### run.sh
#!/bin/bash
# the make line also repeats each setting of config.mk as NAME=value (left out here)
make -C /OpenROAD-flow-scripts/flow DESIGN_CONFIG=/design/flow/config.mk WORK_HOME=/design/flow/orfs CLKGATE_MAP_FILE= finish
### design.v
module mux2 #(parameter n = 16) (Out, InA, InB, Select);
	input 	[n-1:0]	InA, InB;
	input			Select;
	output 	[n-1:0]	Out;
	assign Out = Select ? InB : InA;
endmodule
module add(Out, InA, InB);
	input 		[4:0] InA, InB;
	output reg	[4:0] Out;
	always @(*) begin
		Out = InA + InB;
	end
endmodule
module SignExtend(Out, In);
	input 	[4:0] 	In;
	output 	[15:0] 	Out;
	assign Out = In[4] ? {11'b11111111111, In}:{11'b00000000000, In};
endmodule
module ALU (Out, Zero, InA, InB, ALU_opcode);
	input signed		[15:0]	InA, InB;
	input				[2:0]	ALU_opcode;
	output reg signed	[15:0]	Out;
	output reg					Zero;
	always @(*) begin
		case (ALU_opcode)
			3'd0:	Out = InA + InB;
			3'd1:	Out = InA - InB;
			3'd2:	Out = InA & InB;
			3'd3:	Out = InA | InB;
			3'd4:	Out = InA ^ InB;
			3'd5:	Out = InA >> InB[2:0];
			3'd6:	Out = InA >>> InB[2:0];
			3'd7:	Out = InA << InB[2:0];
		endcase
		Zero = (Out == 16'd0) ? 1'b1 : 1'b0;
	end
endmodule
module PC(PC, In, RST, CLK);
	input		[4:0] 	In;
	input 				CLK, RST;
	output reg	[4:0] 	PC;
	always @(posedge CLK) begin
		if (RST)
			PC <= 5'd0;
		else
			PC <= In;
	end
endmodule
module RegFile(	ReadData1, 
				ReadData2,
				REG0,
				REG1,
				REG2,
				REG3,
				REG4,
				REG5,
				REG6,
				REG7,
				WriteData, 
				ReadWriteEn, 
				WriteAddress, 
				ReadAddress1, 
				ReadAddress2, 
				RST,
				CLK);
	input 			ReadWriteEn, RST, CLK;	
	input	[2:0] 	WriteAddress, ReadAddress1, ReadAddress2;
	input	[15:0] 	WriteData;
	output 	[15:0] 	ReadData1, ReadData2;
	output	[15:0] 	REG0, REG1, REG2, REG3, REG4, REG5, REG6, REG7;
	reg 	[15:0] array_reg [7:0];
	reg 	[15:0] reg1, reg2;
	integer i;
	always @(posedge CLK) begin
		if (RST) begin
			for (i=0; i<8; i=i+1)
				array_reg[i] <= 16'd0;
		end
		else if(ReadWriteEn) begin
			if (WriteAddress != 3'd0)
				array_reg[WriteAddress] <= WriteData;	
		end
	end
	always @(*) begin 
			reg1 = array_reg[ReadAddress1];
			reg2 = array_reg[ReadAddress2];
	end	
	assign REG0 = array_reg[0];
	assign REG1 = array_reg[1];
	assign REG2 = array_reg[2];
	assign REG3 = array_reg[3];
	assign REG4 = array_reg[4];
	assign REG5 = array_reg[5];
	assign REG6 = array_reg[6];
	assign REG7 = array_reg[7];
	assign ReadData1 = reg1;
	assign ReadData2 = reg2;
endmodule
module DMEM(ReadData, Address, WriteData, WriteEn, RST, CLK);
	input 				CLK, RST, WriteEn;
	input 		[15:0] 	Address, WriteData;
	output 	 	[15:0] 	ReadData;
	reg [15:0] array_reg [15:0];
	integer i;
	always @ (posedge CLK)begin
		if (RST) begin
			for (i=0; i<16; i=i+1)
				array_reg[i] <= 16'd0;
		end
		else if (WriteEn)
			array_reg[Address[3:0]] <= WriteData;
	end
	assign ReadData = array_reg[Address[3:0]];
endmodule
module Control(PCSrc, RegSrc, RegWrEn, ALUSrc, ALUopcode, DmemWrEn, WrSrc, INST, z);
	input				z;
	input		[4:0] 	INST;
	output reg	[2:0] 	ALUopcode;
	output reg 			PCSrc, RegSrc, RegWrEn, ALUSrc, DmemWrEn, WrSrc;
	always @(*) begin
		PCSrc = 1'b0;
		RegSrc = 1'b0;
		RegWrEn = 1'b0;
		ALUSrc = 1'b0;
		DmemWrEn = 1'b0;
		WrSrc = 1'b1;
		ALUopcode = 3'd0;
		if(INST[4] == 1'b0) begin		 
			PCSrc = 1'b0;
			RegSrc = 1'b1;
			RegWrEn = 1'b1;
			ALUSrc = 1'b0; 				
			DmemWrEn = 1'b0;
			WrSrc = 1'b1;
			if(INST[3:0] == 4'b0010) ALUopcode = 3'd0; 	 
			if(INST[3:0] == 4'b0011) ALUopcode = 3'd1;	 
			if(INST[3:0] == 4'b0100) ALUopcode = 3'd2;	 
			if(INST[3:0] == 4'b0101) ALUopcode = 3'd3;	 
			if(INST[3:0] == 4'b0110) ALUopcode = 3'd4;	 
			if(INST[3:0] == 4'b1000) ALUopcode = 3'd5; 	 
			if(INST[3:0] == 4'b1001) ALUopcode = 3'd6;	 
			if(INST[3:0] == 4'b1010) ALUopcode = 3'd7;	 
		end
		else if(INST[4] == 1'd1) begin
			if(INST[3] == 1'b0) begin 			 
				PCSrc = 1'b0;
				RegSrc = 1'b1;
				RegWrEn = 1'b1;
				ALUSrc = 1'b1;
				DmemWrEn = 1'b0;
				WrSrc = 1'b1;
				if(INST[2:0] == 3'b010) ALUopcode = 3'd0; 	 
				if(INST[2:0] == 3'b100) ALUopcode = 3'd2;	 
				if(INST[2:0] == 3'b101) ALUopcode = 3'd3;	 
				if(INST[2:0] == 3'b110) ALUopcode = 3'd4;	 
			end
			else if (INST[3] == 1'b1) begin
				if (INST[3:0] == 4'b1100) begin     
					PCSrc = 1'b0;
					RegSrc = 1'b0;
					RegWrEn = 1'b1;
					ALUSrc = 1'b1;
					DmemWrEn = 1'b0;
					WrSrc = 1'b0;
					ALUopcode = 3'd0; 	 
				end
				else if (INST[3:0] == 4'b1101) begin     
					PCSrc = 1'b0;
					RegSrc = 1'b0;
					RegWrEn = 1'b0;
					ALUSrc = 1'b1;
					DmemWrEn = 1'b1;
					WrSrc = 1'b0;
					ALUopcode = 3'd0; 	 
				end
				else if (INST[3:0] == 4'b1110) begin     
					RegSrc = 1'b0;
					RegWrEn = 1'b0;
					ALUSrc = 1'b0;
					DmemWrEn = 1'b0;
					WrSrc = 1'b1;
					ALUopcode = 3'd1; 	 
					if(z == 1'b1)
						PCSrc = 1'b1;
					else	
						PCSrc = 1'b0;
				end
				else if (INST[3:0] == 4'b1111) begin     
					RegSrc = 1'b0;
					RegWrEn = 1'b0;
					ALUSrc = 1'b0;
					DmemWrEn = 1'b0;
					WrSrc = 1'b1;
					ALUopcode = 3'd1; 	 
					if(z == 1'b1)
						PCSrc = 1'b0;
					else	
						PCSrc = 1'b1;
				end
			end
		end
	end
endmodule
module Datapath (CLK, RST, INSTR, PCSrc, RegSrc, RegWrEn, ALUSrc, ALUopcode, DmemWrEn, WrSrc, INST, Zero, PC,
				REG0, REG1, REG2, REG3, REG4, REG5, REG6, REG7, ALU_result, outDMEM, ALU_A, ALU_B
				);
	input			CLK, RST, PCSrc, RegSrc, RegWrEn, ALUSrc, DmemWrEn, WrSrc;
	input 	[2:0]	ALUopcode;
	input	[15:0]	INSTR;
	output	[5:0]	PC;
	output 	[15:0]	REG0, REG1, REG2, REG3, REG4, REG5, REG6, REG7;
	output	[15:0]	ALU_result, outDMEM;
	output	[4:0]	INST;
	output			Zero;
	output	[15:0]	ALU_A, ALU_B;
	wire	[15:0]	instruction;
	wire 	[4:0]	PCout;
	wire	[4:0]	pc0, pc1, muxPC;
	wire	[2:0]	muxRegFile;
	wire	[15:0]	A, B;
	wire	[15:0]	kq_signExtend, muxALU;
	wire	[15:0]	outALU;
	wire	[15:0]	muxDataWr;
	mux2 #(.n(5)) inst0(.Select(PCSrc), .InA(pc0), .InB(pc1), .Out(muxPC));
	PC inst1(.CLK(CLK), .RST(RST), .In(muxPC), .PC(PCout));
	add inst2(.InA(5'd1), .InB(PCout), .Out(pc0));
	assign instruction = INSTR;	 
	add inst4(.InA(instruction[4:0]), .InB(PCout), .Out(pc1));
	assign PC = PCout << 1;
	assign INST = instruction[15:11];
	mux2 #(.n(3)) inst5(.Select(RegSrc), .InA(instruction[10:8]), .InB(instruction[4:2]), .Out(muxRegFile));
	RegFile inst6 (	.ReadData1(A), 
					.ReadData2(B),
					.REG0(REG0),
					.REG1(REG1),
					.REG2(REG2),
					.REG3(REG3),
					.REG4(REG4),
					.REG5(REG5),
					.REG6(REG6),
					.REG7(REG7),
					.WriteData(muxDataWr), 
					.ReadWriteEn(RegWrEn), 
					.WriteAddress(instruction[10:8]), 
					.ReadAddress1(instruction[7:5]), 
					.ReadAddress2(muxRegFile), 
					.RST(RST),
					.CLK(CLK));
	SignExtend inst7(.In(instruction[4:0]), .Out(kq_signExtend));
	mux2 #(.n(16)) inst8(.Select(ALUSrc), .InA(B), .InB(kq_signExtend), .Out(muxALU));
	ALU inst9(.InA(A), .InB(muxALU), .ALU_opcode(ALUopcode), .Out(outALU), .Zero(Zero));
	DMEM inst10(.ReadData(outDMEM), .Address(outALU), .WriteData(B), .WriteEn(DmemWrEn), .RST(RST), .CLK(CLK));
	mux2 #(.n(16)) inst11(.Select(WrSrc), .InA(outDMEM), .InB(outALU), .Out(muxDataWr));
	assign ALU_result = outALU;
	assign ALU_A = A;
	assign ALU_B = muxALU;
endmodule
module Lab4(CLK, RST, INSTR, PC, REG0, REG1, REG2, REG3, REG4, REG5, REG6, REG7, 
		inst_opcode, ALUopcode, ALU_result, Zero, outDMEM, ALU_A, ALU_B);
	input	CLK, RST;
	input		[15:0]	INSTR;
	output 		[5:0]	PC;
	output 		[15:0]	REG0, REG1, REG2, REG3, REG4, REG5, REG6, REG7;
	output 		[4:0]	inst_opcode;
	output 		[2:0]	ALUopcode;
	output 		[15:0]	ALU_result, outDMEM, ALU_A, ALU_B;
	output				Zero;
	wire 				PCSrc, RegSrc, RegWrEn, ALUSrc, DmemWrEn, WrSrc;
	Control c(.PCSrc(PCSrc), .RegSrc(RegSrc), 
			.RegWrEn(RegWrEn), .ALUSrc(ALUSrc), 
			.ALUopcode(ALUopcode), 
			.DmemWrEn(DmemWrEn), .WrSrc(WrSrc), 
			.INST(inst_opcode), .z(Zero));
	Datapath d(	.CLK(CLK), .RST(RST), .INSTR(INSTR), .PCSrc(PCSrc), .RegSrc(RegSrc), 
				.RegWrEn(RegWrEn), .ALUSrc(ALUSrc), 
				.ALUopcode(ALUopcode), .DmemWrEn(DmemWrEn), 
				.WrSrc(WrSrc), .INST(inst_opcode), .Zero(Zero), .PC(PC),
				.REG0(REG0), .REG1(REG1), .REG2(REG2), .REG3(REG3), 
				.REG4(REG4), .REG5(REG5), .REG6(REG6), .REG7(REG7), .ALU_result(ALU_result),
				.outDMEM(outDMEM), .ALU_A(ALU_A), .ALU_B(ALU_B)
				);
endmodule
### config.mk
export PLATFORM = sky130hd
export DESIGN_NAME = Lab4
export DESIGN_NICKNAME = Lab4
export VERILOG_FILES = /design/flow/design.v
export SDC_FILE = /design/flow/constraint.sdc
export NUM_CORES = 4
export LEC_CHECK = 0
export ABC_AREA = 1
export CAP_MARGIN = 20
export CELL_PAD_IN_SITES_DETAIL_PLACEMENT = 1
export CELL_PAD_IN_SITES_GLOBAL_PLACEMENT = 2
export CORE_MARGIN = 2
export CORE_UTILIZATION = 39
export CTS_CLUSTER_SIZE = 52
export GPL_ROUTABILITY_DRIVEN = 0
export MAX_ROUTING_LAYER = met4
export MIN_ROUTING_LAYER = met1
export PLACE_DENSITY = 0.5
export SETUP_SLACK_MARGIN = 2.12
export SLEW_MARGIN = 20
export TNS_END_PERCENT = 85
### constraint.sdc
create_clock -name core_clock -period 7.63 [get_ports {CLK}]
set_input_delay 1.5260 -clock core_clock [delete_from_list [all_inputs] [get_ports {CLK}]]
set_output_delay 1.5260 -clock core_clock [all_outputs]
set_load 0.01 [all_outputs]
==> results of run 1 <==
-- through the flow --
| step | setup WS (ns) | cells | setup TNS (ns) | cell area [µm²] |
|---|---|---|---|---|
| after CTS | 0.475 | 4140 | 0 | 31500 |
| final | 0.314 | 4209 | 0 | 32900 |
| after global placement | -0.366 | 3965 | -5.74 | 28100 |
| after global routing | 0.138 | 4209 | 0 | 32900 |
| after floorplan | 0.844 | 2778 | 0 | 22800 |
| after detailed placement | -0.565 | 3965 | -9.32 | 28100 |
-- area by class of cell --
cell class,instances,area [µm²],area share (%)
Timing Repair Buffer,740,7000,21.3
Sequential cell,389,11600,35.3
Clock buffer,56,1190,3.61
Antenna cell,1,2.50,0.00760
Inverter,227,877,2.67
Multi-Input combinational cell,2011,11000,33.4
Clock inverter,20,256,0.779
Tap cell,765,957,2.91
-- layer usage --
layer  up-vias  GRT usage (%)  share of wire (%)
met1     11636           43.7                 40
met4         0           17.8                6.3
met5         -              -                  0
li1      10388              -                  -
met3       271           4.12                6.2
met2      1011           57.1                 48
-- timing repair --
item	CTS	global route
pin swaps	114	87
setup buffers	91	62
resized	453	207
setup endpoints to repair	617	437
cloned	8	6
==> impl_metrics.sql, run 1 <==
-- implementation run metrics
INSERT INTO impl_metrics (metric_group, metric, value, unit) VALUES
('status', 'status', 'complete, no violations', ''),
('timing', 'max_slew_violation_count', '0', ''),
('yosys', 'yosysTopAreaCellShare', '51.2', '%'),
('power_and_ir_drop', 'combinationalPowerShare', '50.3', '%'),
('power_and_ir_drop', 'power.clock.fraction', '23.1', '%'),
('timing', 'hold_slack', '0.698', 'ns'),
('floorplan', 'starting_density_of_the_core', '39.3', '%'),
('timing', 'worst_clock_skew', '0.0185', 'ns'),
('yosys', 'yosys.area_share.adder', '3.12', '%'),
('worst_setup_path', 'worst_r2r_startpoint', 'd.inst6.array_reg[2][1]$_SDFFCE_PN0P_', ''),
('yosys', 'synthSimpleGateAreaFrac', '31.5', '%'),
('global_routing', 'grt_pass1_wl', '152', 'mm'),
('yosys', 'yosysWarningCount', '6', ''),
('yosys', 'yosysTopAreaCell', 'edfxtp_1', ''),
('cts', 'tritoncts', 'built', ''),
('yosys', 'ys_sh_mux', '0', '%'),
('yosys', 'post_synth_most_frequent_cells', 'nand2_1, nor2_1, edfxtp_1', ''),
('global_routing', 'grtUsageTotal', '35.3', '%'),
('cts', 'clockRootBuffer', 'clkbuf_16', ''),
('cts', 'clk_transition_reported_paths', '0.06', 'ns'),
('yosys', 'yosys-dominant-comb-family', 'simple AND/OR/NAND/NOR gates', ''),
('worst_setup_path', 'cp-end-kind', 'primary output', ''),
('cts', 'worstSkewPairLatency', '0.58', 'ns'),
('worst_setup_path', 'worst_reg2reg_setup_slack', '1.53', 'ns'),
('cts', 'h-tree-depth', '2', ''),
('power_and_ir_drop', 'powerSeq', '0.00252', 'W'),
('power_and_ir_drop', 'dominant_power_group', 'combinational cells', ''),
('place', 'numPortBuffers', '223', ''),
('cells_and_area', 'syn_to_final_growth', '46.0', '%'),
('cts', 'tritoncts_num_sinks', '389', ''),
('min_path', 'worstHoldStart', 'd.inst1.PC[0]$_SDFF_PP0_', ''),
('timing', 'max_freq', '0.137', 'GHz'),
('yosys', 'synth.avg_cell_area', '8.16', 'µm²'),
('yosys', 'post_synth_main_area_contributors', 'edfxtp_1, nand2_1, nor2_1', ''),
('power_and_ir_drop', 'comb_cell_power', '0.00476', 'W'),
('yosys', 'synthAoiAreaFrac', '5.86', '%'),
('floorplan', 'core_ar', '57400', 'µm²'),
('yosys', 'xor_share', '0.777', '%'),
('global_routing', 'grt_overflow_total', '0', ''),
('drt', 'detail-route-antenna-nets', '0', ''),
('timing', 'rsz0062_at_grt', 'yes', ''),
('yosys', 'ys.flop_type', 'edfxtp_1', ''),
('yosys', 'synth.yosys.num_cells', '2762', ''),
('worst_setup_path', 'worst_r2r_path_depth', '45', ''),
('cells_and_area', 'number_of_inserted_filler_cells_in_the_final_layout', '6692', ''),
('min_path', 'min_path_type', 'flop to flop', ''),
('worst_setup_path', 'critical_path_buf_inv_count', '10', ''),
('worst_setup_path', 'cpLargestDelayFamily', 'simple AND/OR/NAND/NOR gates', ''),
('power_and_ir_drop', 'netSwitchingFraction', '38.7', '%'),
('cts', 'cts_made_buffers', '44', ''),
('floorplan', 'rows', '88', ''),
('yosys', 'post_synth_instance_area', '22500', 'µm²'),
('yosys', 'synth.most_common_cell', 'nand2_1', ''),
('drt', 'routedWlPerCell', '25.5', 'µm'),
('drt', 'routed_via_density', '5.54', ''),
('run', 'tool_warnings', '49', ''),
('worst_setup_path', 'critical_path_depth', '36', ''),
('power_and_ir_drop', 'netSwitchingPower', '0.00367', 'W'),
('global_routing', 'first_global_vias', '23924', ''),
('min_path', 'min_delay_worst_endpoint', 'd.inst1.PC[0]$_SDFF_PP0_', ''),
('global_routing', 'grt_max_degree', '70', ''),
('run', 'cap_violations', '0', ''),
('worst_setup_path', 'cpPeakStageDelay', '0.28', 'ns'),
('timing', 'relative_slew_slack', '16.0', '%'),
('power_and_ir_drop', 'power_density', '288', 'nW/µm²'),
('power_and_ir_drop', 'share_seq_of_total_power', '26.7', '%'),
('power_and_ir_drop', 'vdd_ir_drop_max', '170', 'µV'),
('floorplan', 'die_area', '59700', 'µm²'),
('yosys', 'share_of_async_settable_or_async_resettable_flops_after_synthesis', '0', '%'),
('place', 'placed_wire_length_estimate', '74.8', 'mm'),
('power_and_ir_drop', 'leakage', '14.4', 'nW');
==> run 2: changes to the inputs <==
Settings changed: ABC_AREA 1 to default, CELL_PAD_IN_SITES_DETAIL_PLACEMENT 1 to 0, CELL_PAD_IN_SITES_GLOBAL_PLACEMENT 2 to 1, CORE_UTILIZATION 39 to 64, CTS_CLUSTER_SIZE 52 to default, GPL_ROUTABILITY_DRIVEN 0 to default, GPL_TIMING_DRIVEN from default to 1, MAX_ROUTING_LAYER met4 to default, MIN_ROUTING_LAYER met1 to default, PLACE_DENSITY 0.5 to default, PLACE_DENSITY_LB_ADDON from default to 0.18, SETUP_SLACK_MARGIN 2.12 to -0.58, SLEW_MARGIN 20 to 40, TNS_END_PERCENT 85 to 50.
Clock period 7.63 ns to 7.41 ns, I/O delays scaled along.
==> run 2 against run 1 <==
  * The layout now fails its checks (negative setup slack)
  * Critical path depth is 17 lower
  * Count of clock-buffer cells in the layout is 10 lower
  * Largest power group unchanged
  * Total power decreased by 4.4%
  * Setup slack lost 0.94 ns
  * Clock skew is 0.021 ns higher
  * Highest routed layer is now met5
  * Sequential share of layout area up 2.5 points
  * Worst hold slack got worse by 0.042 ns
  * Final cell count decreased by 23%
  * Design area shrank 6.5%
==> impl_metrics.sql, run 2 <==
-- implementation run metrics
INSERT INTO impl_metrics (metric_group, metric, value, unit) VALUES
('yosys', 'synth.yosys.chip_area', '23200', 'µm²'),
('worst_setup_path', 'critical_path_buf_inv_count', '4', ''),
('yosys', 'netlist-cell-type-count', '97', ''),
('yosys', 'enable_flop_cells', '384', ''),
('floorplan', 'core_ar', '35700', 'µm²'),
('timing', 'max_slew_violation_count', '0', ''),
('drt', 'detail-route-antenna-nets', '0', ''),
('drt', 'dr.first_iter.drc_count', '3825', ''),
('worst_setup_path', 'cpLargestDelayFamily', 'AND-OR/OR-AND gates', ''),
('cts', 'clock_tree.buffer_depth', '3', ''),
('min_path', 'min_delay_worst_endpoint', 'd.inst1.PC[0]$_SDFF_PP0_', ''),
('drt', 'remaining_drc_errors', '0', ''),
('worst_setup_path', 'worst_reg2reg_setup_slack', '0.59', 'ns'),
('cts', 'cts_made_buffers', '41', ''),
('worst_setup_path', 'cp-end-kind', 'primary output', ''),
('min_path', 'hold_path_depth', '2', ''),
('yosys', 'synth.avg_cell_area', '10.6', 'µm²'),
('drt', 'routed_via_density', '6.99', ''),
('worst_setup_path', 'required_time_at_the_worst_slack_endpoint', '5.93', 'ns'),
('yosys', 'yosys-dominant-comb-family', 'simple AND/OR/NAND/NOR gates', ''),
('worst_setup_path', 'worstSetupStartpoint', 'INSTR[14]', ''),
('power_and_ir_drop', 'netSwitchingPower', '0.00343', 'W'),
('yosys', 'synthAoiAreaFrac', '12.2', '%'),
('yosys', 'synth.yosys.num_cells', '2180', ''),
('cts', 'h-tree-depth', '2', ''),
('min_path', 'min_path_type', 'flop to flop', ''),
('cells_and_area', 'final_core_utilization', '86.3', '%'),
('yosys', 'ys_sh_mux', '12.3', '%'),
('drt', 'drt_pre_antenna_iters', '24', ''),
('floorplan', 'floorplan.die.height', '194', 'µm'),
('timing', 'worst_clock_skew', '0.0391', 'ns'),
('cts', 'worstSkewPairLatency', '0.58', 'ns'),
('power_and_ir_drop', 'power.clock.fraction', '23.4', '%'),
('run', 'tool_warnings', '46', ''),
('cts', 'tritoncts_num_sinks', '389', ''),
('status', 'status', 'failed layout checks', ''),
('worst_setup_path', 'timing.critical_path.slowest_stage_cell', 'o21ai_0', ''),
('cts', 'tritoncts', 'built', ''),
('timing', 'setup_ws', '-0.624', 'ns'),
('status', 'layout.failed_checks', 'negative setup slack', ''),
('floorplan', 'die_area', '37800', 'µm²'),
('yosys', 'xor_share', '1.17', '%'),
('cts', 'cts.hold.buffers_added', '0', ''),
('yosys', 'synth.most_common_cell', 'nor2_1', ''),
('global_routing', 'grt_overflow_total', '0', ''),
('worst_setup_path', 'worst_r2r_startpoint', 'd.inst6.array_reg[1][1]$_SDFFCE_PN0P_', ''),
('cells_and_area', 'syn_to_final_growth', '32.7', '%'),
('power_and_ir_drop', 'power_density', '294', 'nW/µm²'),
('worst_setup_path', 'crit_fanout', '14', ''),
('floorplan', 'rows', '69', ''),
('worst_setup_path', 'critPathMostFrequentCell', 'o21ai_0', ''),
('yosys', 'post_synth_main_area_contributors', 'edfxtp_1, nor2_1, mux2i_1', ''),
('power_and_ir_drop', 'netSwitchingFraction', '37.9', '%'),
('place', 'post-place-ws', '-1.50', 'ns'),
('worst_setup_path', 'cpPeakStageDelay', '0.78', 'ns'),
('worst_setup_path', 'critical_path_depth', '19', ''),
('timing', 'max_freq', '0.124', 'GHz'),
('yosys', 'yosysTopAreaCell', 'edfxtp_1', ''),
('place', 'routabilityCongestion', '1.18', ''),
('yosys', 'synthSimpleGateAreaFrac', '16.4', '%'),
('power_and_ir_drop', 'powerSeq', '0.00261', 'W'),
('timing', 'period_minus_slack', '8.03', 'ns'),
('power_and_ir_drop', 'combinationalPowerShare', '47.7', '%'),
('timing', 'relative_slew_slack', '36.7', '%'),
('cells_and_area', 'finish.net_count', '2823', ''),
('drt', 'finalWirelength', '92.2', 'mm'),
('yosys', 'yosysTopAreaCellShare', '49.7', '%'),
('cts', 'clockRootBuffer', 'clkbuf_16', ''),
('timing', 'timing.final.hold_violations', '0', ''),
('worst_setup_path', 'sort_of_element_at_the_start_of_the_critical_path', 'input port', ''),
('cts', 'clk_transition_reported_paths', '0.06', 'ns'),
('worst_setup_path', 'worstPathArrival', '6.55', 'ns'),
('floorplan', 'die-width', '194', 'µm'),
('yosys', 'cell_count_after_synthesis', '2180', ''),
('power_and_ir_drop', 'vdd_ir_drop_max', '304', 'µV'),
('drt', 'routedWlPerCell', '28.4', 'µm'),
('power_and_ir_drop', 'share_seq_of_total_power', '28.9', '%'),
('worst_setup_path', 'crit-reg2reg-capture', 'd.inst1.PC[4]$_SDFF_PP0_', ''),
('yosys', 'yosysWarningCount', '6', ''),
('run', 'cap_violations', '0', ''),
('global_routing', 'initial_antenna_violation_count', '2', ''),
('place', 'placed_wire_length_estimate', '62.3', 'mm'),
('worst_setup_path', 'worstSetupPathType', 'input port to primary output', ''),
('place', 'numPortBuffers', '223', ''),
('yosys', 'post_synth_most_frequent_cells', 'nor2_1, edfxtp_1, nand2_1', ''),
('global_routing', 'grt_pass1_wl', '135', 'mm'),
('global_routing', 'first_global_vias', '22139', ''),
('yosys', 'ys.flop_type', 'edfxtp_1', ''),
('power_and_ir_drop', 'comb_cell_power', '0.00432', 'W'),
('drt', 'n_antenna_cell', '0', ''),
('floorplan', 'starting_density_of_the_core', '65.0', '%'),
('floorplan', 'io_count', '225', ''),
('worst_setup_path', 'worstPathCellList', 'dlygate4sd2_1 -> buf_6 -> a21bo_2 -> and2_4 -> buf_4 -> mux2_2 -> o22ai_1 -> a221o_1 -> o21ai_0 -> xnor2_1 -> ha_1 -> o21ai_0 -> nor2_1 -> xor2_1 -> o32a_1 -> nor4_2 -> nand3_1 -> a2111oi_4 -> clkdlybuf4s15_2', ''),
('timing', 'worst_pin_slew', '0.939', 'ns'),
('power_and_ir_drop', 'clk-power', '0.00212', 'W'),
('worst_setup_path', 'worst_r2r_path_depth', '33', ''),
('power_and_ir_drop', 'power.total', '0.00905', 'W'),
('power_and_ir_drop', 'dominant_power_group', 'combinational cells', ''),
('global_routing', 'grt_max_degree', '49', ''),
('yosys', 'yosys.area_share.adder', '3.03', '%'),
('power_and_ir_drop', 'p_int', '0.00562', 'W'),
('min_path', 'worstHoldStart', 'd.inst1.PC[0]$_SDFF_PP0_', ''),
('worst_setup_path', 'crit_path_end', 'Zero', ''),
('yosys', 'numSynthFlops', '389', ''),
('power_and_ir_drop', 'leakage', '12.6', 'nW'),
('timing', 'rsz0062_at_grt', 'yes', ''),
('yosys', 'post_synth_instance_area', '23200', 'µm²'),
('timing', 'setup_viol', '29', ''),
('timing', 'fin_crit_sh', '108', '%'),
('yosys', 'share_of_async_settable_or_async_resettable_flops_after_synthesis', '0', '%'),
('global_routing', 'grtUsageTotal', '48.1', '%'),
('drt', 'dr_total_vias', '22669', ''),
('yosys', 'ys_seq_share', '50.2', '%');
[run 2: layout make-up]
type | instances | area [µm²]
clock inverters | 29 | 323
fillers | 1762 | 4890
inverters | 53 | 211
multi-input cells | 1583 | 11000
flip-flops and latches | 389 | 11600
repair buffers | 682 | 5990
clock buffers | 46 | 1040
well taps | 461 | 577
[run 2: repair_timing]
action,in CTS,in global routing
buffers inserted,17,5
cloned,1,0
gates resized,86,45
endpoints found under the setup margin,23,21
pin swaps,15,10
[run 2: layer usage]
metal  part of all wire [%]  GRT usage [%]  vias to the layer above  routed length, µm
met5                  0.044              0                        -                 41
met1                     32           60.3                    10558              29500
met3                     17           17.1                      584              15900
met2                     43           73.4                     2387              40000
li1                       -              -                     9138                  -
met4                    7.4           26.7                        2               6840
[run 2: per-stage QoR]
step           cells  TNS, ns  hold slack, ns  cell area, µm²
2_1_floorplan   2196    -6.79           0.629           23200
3_3_place_gp    3150   -25.90           0.597           28700
3_5_place_dp    3150   -30.10           0.641           28700
4_1_cts         3240   -10.73           0.666           30600
5_1_grt         3243   -14.76           0.703           30800
6_report        3243    -9.86           0.656           30800
==> run 3: changes to the inputs <==
Settings changed: CELL_PAD_IN_SITES_DETAIL_PLACEMENT 0 to default, CELL_PAD_IN_SITES_GLOBAL_PLACEMENT 1 to default, CORE_UTILIZATION 64 to 68, CTS_CLUSTER_SIZE from default to 72, GPL_TIMING_DRIVEN 1 to default, PLACE_DENSITY from default to 0.67, PLACE_DENSITY_LB_ADDON 0.18 to default, SETUP_SLACK_MARGIN -0.58 to default, SLEW_MARGIN 40 to 20, TNS_END_PERCENT 50 to default.
Clock period 7.41 ns to 6.81 ns, I/O delays scaled along.
==> run 3 against run 2 <==
  * The run now fails in clock tree synthesis
  * Synthesized cell count is the same
  * Area after synthesis is the same
  * Die size shrank 5.8%
==> impl_metrics.sql, run 3 <==
-- generated from flow reports
INSERT INTO impl_metrics (metric_group, metric, value, unit) VALUES
('floorplan', 'core_ar', '33500', 'µm²'),
('floorplan', 'floorplan.die.height', '189', 'µm'),
('yosys', 'synth.avg_cell_area', '10.6', 'µm²'),
('yosys', 'synth.most_common_cell', 'nor2_1', ''),
('status', 'first-error', '[ERROR DPL-0033] detailed placement checks failed during check placement.', ''),
('yosys', 'yosys-dominant-comb-family', 'simple AND/OR/NAND/NOR gates', ''),
('yosys', 'post_synth_most_frequent_cells', 'nor2_1, edfxtp_1, nand2_1', ''),
('yosys', 'netlist-cell-type-count', '97', ''),
('yosys', 'share_of_async_settable_or_async_resettable_flops_after_synthesis', '0', '%'),
('yosys', 'post_synth_instance_area', '23200', 'µm²'),
('floorplan', 'starting_density_of_the_core', '69.1', '%'),
('floorplan', 'io_count', '225', ''),
('floorplan', 'die-width', '189', 'µm'),
('yosys', 'enable_flop_cells', '384', ''),
('yosys', 'yosys.area_share.adder', '3.03', '%'),
('yosys', 'synth.yosys.num_cells', '2180', ''),
('yosys', 'numSynthFlops', '389', ''),
('yosys', 'synthSimpleGateAreaFrac', '16.4', '%'),
('yosys', 'yosysTopAreaCell', 'edfxtp_1', ''),
('yosys', 'yosysTopAreaCellShare', '49.7', '%'),
('yosys', 'ys_seq_share', '50.2', '%'),
('place', 'numPortBuffers', '223', ''),
('yosys', 'yosysWarningCount', '6', ''),
('place', 'post-place-ws', '-1.58', 'ns'),
('yosys', 'ys_sh_mux', '12.3', '%'),
('status', 'lastStage', 'clock tree synthesis', ''),
('place', 'placedCellCount', '3163', ''),
('yosys', 'post_synth_main_area_contributors', 'edfxtp_1, nor2_1, mux2i_1', ''),
('yosys', 'synthAoiAreaFrac', '12.2', '%'),
('place', 'placed_wire_length_estimate', '66.7', 'mm'),
('yosys', 'ys.flop_type', 'edfxtp_1', ''),
('yosys', 'cell_count_after_synthesis', '2180', ''),
('floorplan', 'die_area', '35600', 'µm²'),
('status', 'status', 'stopped before the end', ''),
('yosys', 'xor_share', '1.17', '%'),
('place', 'routabilityCongestion', '1.15', ''),
('floorplan', 'rows', '67', ''),
('yosys', 'synth.yosys.chip_area', '23200', 'µm²');
==> run 3: per-stage QoR <==
stage	power, W	area, µm²	utilization [%]	hold WS [ns]	setup TNS (ns)
after floorplan	0.00498	23500	-	0.662	-7.77
after global placement	0.00711	29300	87.3	0.614	-34.97
after detailed placement	0.00727	29300	87.3	0.630	-54.00
==> run 4: changes to the inputs <==
Settings changed: CORE_UTILIZATION 68 to 57, CTS_CLUSTER_SIZE 72 to 53, PLACE_DENSITY 0.67 to 0.6, SLEW_MARGIN 20 to 30.
Clock period 6.81 ns to 6.56 ns, I/O delays scaled along.
==> run 4 against run 3 <==
  * Die size rose by 19%
  * Area after synthesis did not move
  * Synthesized cell count did not move
  * The layout now fails its checks (negative setup slack)
==> impl_metrics.sql, run 4 <==
-- implementation run metrics
INSERT INTO impl_metrics (metric_group, metric, value, unit) VALUES
('status', 'status', 'failed layout checks', ''),
('status', 'layout.failed_checks', 'negative setup slack', ''),
('place', 'dpl-instance-area', '29700', 'µm²'),
('cells_and_area', 'syn_to_final_growth', '44.6', '%'),
('global_routing', 'grt_max_degree', '30', ''),
('power_and_ir_drop', 'vdd_ir_drop_max', '375', 'µV'),
('global_routing', 'initial_antenna_violation_count', '3', ''),
('cts', 'clockRootBuffer', 'clkbuf_16', ''),
('worst_setup_path', 'worst_r2r_startpoint', 'd.inst6.array_reg[4][0]$_SDFFCE_PN0P_', ''),
('timing', 'fin_crit_sh', '111', '%'),
('worst_setup_path', 'crit_path_end', 'outDMEM[14]', ''),
('drt', 'remaining_drc_errors', '0', ''),
('yosys', 'yosys-dominant-comb-family', 'simple AND/OR/NAND/NOR gates', ''),
('place', 'placedCellCount', '3278', ''),
('cells_and_area', 'finish.net_count', '2991', ''),
('yosys', 'cell_count_after_synthesis', '2180', ''),
('worst_setup_path', 'worst_reg2reg_setup_slack', '-0.01', 'ns'),
('drt', 'detail-route-antenna-nets', '0', ''),
('drt', 'dr_total_vias', '23749', ''),
('drt', 'routed_via_density', '6.83', ''),
('min_path', 'hold_path_depth', '3', ''),
('floorplan', 'die-width', '206', 'µm'),
('timing', 'relative_slew_slack', '32.3', '%'),
('floorplan', 'die_area', '42300', 'µm²'),
('yosys', 'synth.yosys.num_cells', '2180', ''),
('yosys', 'netlist-cell-type-count', '97', ''),
('min_path', 'min_path_type', 'flop to flop', ''),
('run', 'tool_warnings', '49', ''),
('yosys', 'share_of_async_settable_or_async_resettable_flops_after_synthesis', '0', '%'),
('drt', 'dr.first_iter.drc_count', '4063', ''),
('power_and_ir_drop', 'leakage', '13.8', 'nW'),
('cts', 'tritoncts', 'built', ''),
('floorplan', 'floorplan.die.height', '206', 'µm'),
('drt', 'highest-signal-layer', 'met5', ''),
('global_routing', 'grt_overflow_total', '0', ''),
('cells_and_area', 'layoutNonFillerInstCount', '3475', ''),
('global_routing', 'grt_pass1_wl', '145', 'mm'),
('yosys', 'numSynthFlops', '389', ''),
('min_path', 'min_delay_worst_endpoint', 'd.inst1.PC[4]$_SDFF_PP0_', ''),
('yosys', 'post_synth_main_area_contributors', 'edfxtp_1, nor2_1, mux2i_1', ''),
('drt', 'drt_pre_antenna_iters', '9', ''),
('power_and_ir_drop', 'p_int', '0.00712', 'W'),
('power_and_ir_drop', 'combinationalPowerShare', '52.4', '%'),
('worst_setup_path', 'critical_path_buf_inv_count', '9', ''),
('yosys', 'ys_seq_share', '50.2', '%'),
('timing', 'period_minus_slack', '7.27', 'ns'),
('global_routing', 'first_global_vias', '22831', ''),
('yosys', 'synthSimpleGateAreaFrac', '16.4', '%'),
('timing', 'setup_ws', '-0.707', 'ns'),
('place', 'numPortBuffers', '223', ''),
('floorplan', 'rows', '73', ''),
('yosys', 'yosys.area_share.adder', '3.03', '%'),
('floorplan', 'io_count', '225', ''),
('floorplan', 'core_ar', '39900', 'µm²'),
('worst_setup_path', 'crit_fanout', '11', ''),
('yosys', 'synth.yosys.chip_area', '23200', 'µm²'),
('place', 'placed_wire_length_estimate', '66.7', 'mm'),
('drt', 'met1Wirelength', '33.1', 'mm'),
('timing', 'worst_clock_skew', '0.0248', 'ns'),
('worst_setup_path', 'timing.critical_path.slowest_stage_cell', 'ha_4', ''),
('drt', 'met3_routed_wirelength', '14.7', 'mm'),
('yosys', 'xor_share', '1.17', '%'),
('cts', 'tritoncts_num_sinks', '389', ''),
('power_and_ir_drop', 'netSwitchingFraction', '38.2', '%'),
('power_and_ir_drop', 'netSwitchingPower', '0.00440', 'W'),
('yosys', 'ys_sh_mux', '12.3', '%'),
('worst_setup_path', 'required_time_at_the_worst_slack_endpoint', '5.25', 'ns'),
('yosys', 'yosysTopAreaCell', 'edfxtp_1', ''),
('cells_and_area', 'fin_area', '33500', 'µm²'),
('yosys', 'post_synth_most_frequent_cells', 'nor2_1, edfxtp_1, nand2_1', ''),
('cts', 'clock_tree.buffer_depth', '3', ''),
('global_routing', 'grtUsageTotal', '46.9', '%'),
('floorplan', 'starting_density_of_the_core', '58.1', '%'),
('place', 'post-place-ws', '-1.67', 'ns'),
('worst_setup_path', 'cp-end-kind', 'primary output', ''),
('yosys', 'synth.avg_cell_area', '10.6', 'µm²'),
('timing', 'timing.final.hold_violations', '0', ''),
('timing', 'setup_viol', '30', ''),
('power_and_ir_drop', 'clk-power', '0.00253', 'W'),
('worst_setup_path', 'worstSetupPathType', 'input port to primary output', ''),
('place', 'routabilityCongestion', '1.06', ''),
('power_and_ir_drop', 'share_seq_of_total_power', '25.6', '%'),
('cts', 'h-tree-depth', '2', ''),
('cts', 'cts.hold.buffers_added', '0', ''),
('drt', 'routedWlPerCell', '29.7', 'µm'),
('power_and_ir_drop', 'dominant_power_group', 'combinational cells', ''),
('timing', 'rsz0062_at_grt', 'yes', ''),
('yosys', 'ys.flop_type', 'edfxtp_1', ''),
('power_and_ir_drop', 'powerSeq', '0.00295', 'W'),
('worst_setup_path', 'cpLargestDelayFamily', 'AND-OR/OR-AND gates', ''),
('yosys', 'synth.most_common_cell', 'nor2_1', ''),
('yosys', 'post_synth_instance_area', '23200', 'µm²'),
('timing', 'max_slew_violation_count', '0', ''),
('yosys', 'yosysWarningCount', '6', ''),
('power_and_ir_drop', 'comb_cell_power', '0.00604', 'W'),
('worst_setup_path', 'crit-reg2reg-capture', 'd.inst1.PC[4]$_SDFF_PP0_', ''),
('yosys', 'yosysTopAreaCellShare', '49.7', '%'),
('worst_setup_path', 'worstSetupStartpoint', 'INSTR[15]', ''),
('cts', 'cts_made_buffers', '40', ''),
('power_and_ir_drop', 'power_density', '344', 'nW/µm²'),
('cts', 'clk_transition_reported_paths', '0.07', 'ns'),
('drt', 'finalWirelength', '103', 'mm'),
('run', 'cap_violations', '0', ''),
('yosys', 'synthAoiAreaFrac', '12.2', '%'),
('worst_setup_path', 'critical_path_depth', '30', ''),
('worst_setup_path', 'worstPathArrival', '5.95', 'ns'),
('cts', 'worstSkewPairLatency', '0.59', 'ns'),
('timing', 'max_freq', '0.138', 'GHz'),
('timing', 'worst_pin_slew', '1.02', 'ns'),
('min_path', 'worstHoldStart', 'd.inst1.PC[4]$_SDFF_PP0_', ''),
('worst_setup_path', 'worst_r2r_path_depth', '35', ''),
('worst_setup_path', 'sort_of_element_at_the_start_of_the_critical_path', 'input port', ''),
('worst_setup_path', 'cpPeakStageDelay', '0.29', 'ns'),
('yosys', 'enable_flop_cells', '384', ''),
('drt', 'wl_met2', '45.7', 'mm'),
('power_and_ir_drop', 'power.clock.fraction', '21.9', '%');
run 4: cell type report:
class	count	area [µm²]
clock buffers	49	1060
multi-input cells	1585	11800
diodes	1	2.50
repair buffers	849	7830
well taps	525	657
fillers	1982	6390
inverters	53	219
clock inverters	24	359
flip-flops and latches	389	11600
run 4: per-layer routing:
metal | global-route usage, % | up-vias
met5 | 0 | -
met4 | 31.8 | 4
met3 | 12.4 | 658
met2 | 73.4 | 2408
met1 | 57.0 | 11208
li1 | - | 9471
run 4: through the flow:
stage / power [W] / hold WS, ns / setup TNS (ns) / util [%]
6_report: 0.0115 / 0.681 / -12.97 / 84.0
5_1_grt: 0.0117 / 0.721 / -17.70 / 84.0
3_5_place_dp: 0.00758 / 0.657 / -71.64 / 74.3
3_3_place_gp: 0.00752 / 0.634 / -62.08 / 74.3
2_1_floorplan: 0.00517 / 0.662 / -11.37 / -
4_1_cts: 0.0108 / 0.674 / -8.71 / 82.0
run 4: repair_timing:
action | CTS | global route
resized | 361 | 129
buffers inserted | 86 | 35
gates cloned | 8 | 1
hold endpoints to repair | 0 | 0
endpoints found under the setup margin | 38 | 37
pin swaps | 90 | 47
Power figures rest on the tool's default switching activity, not on a simulated workload.
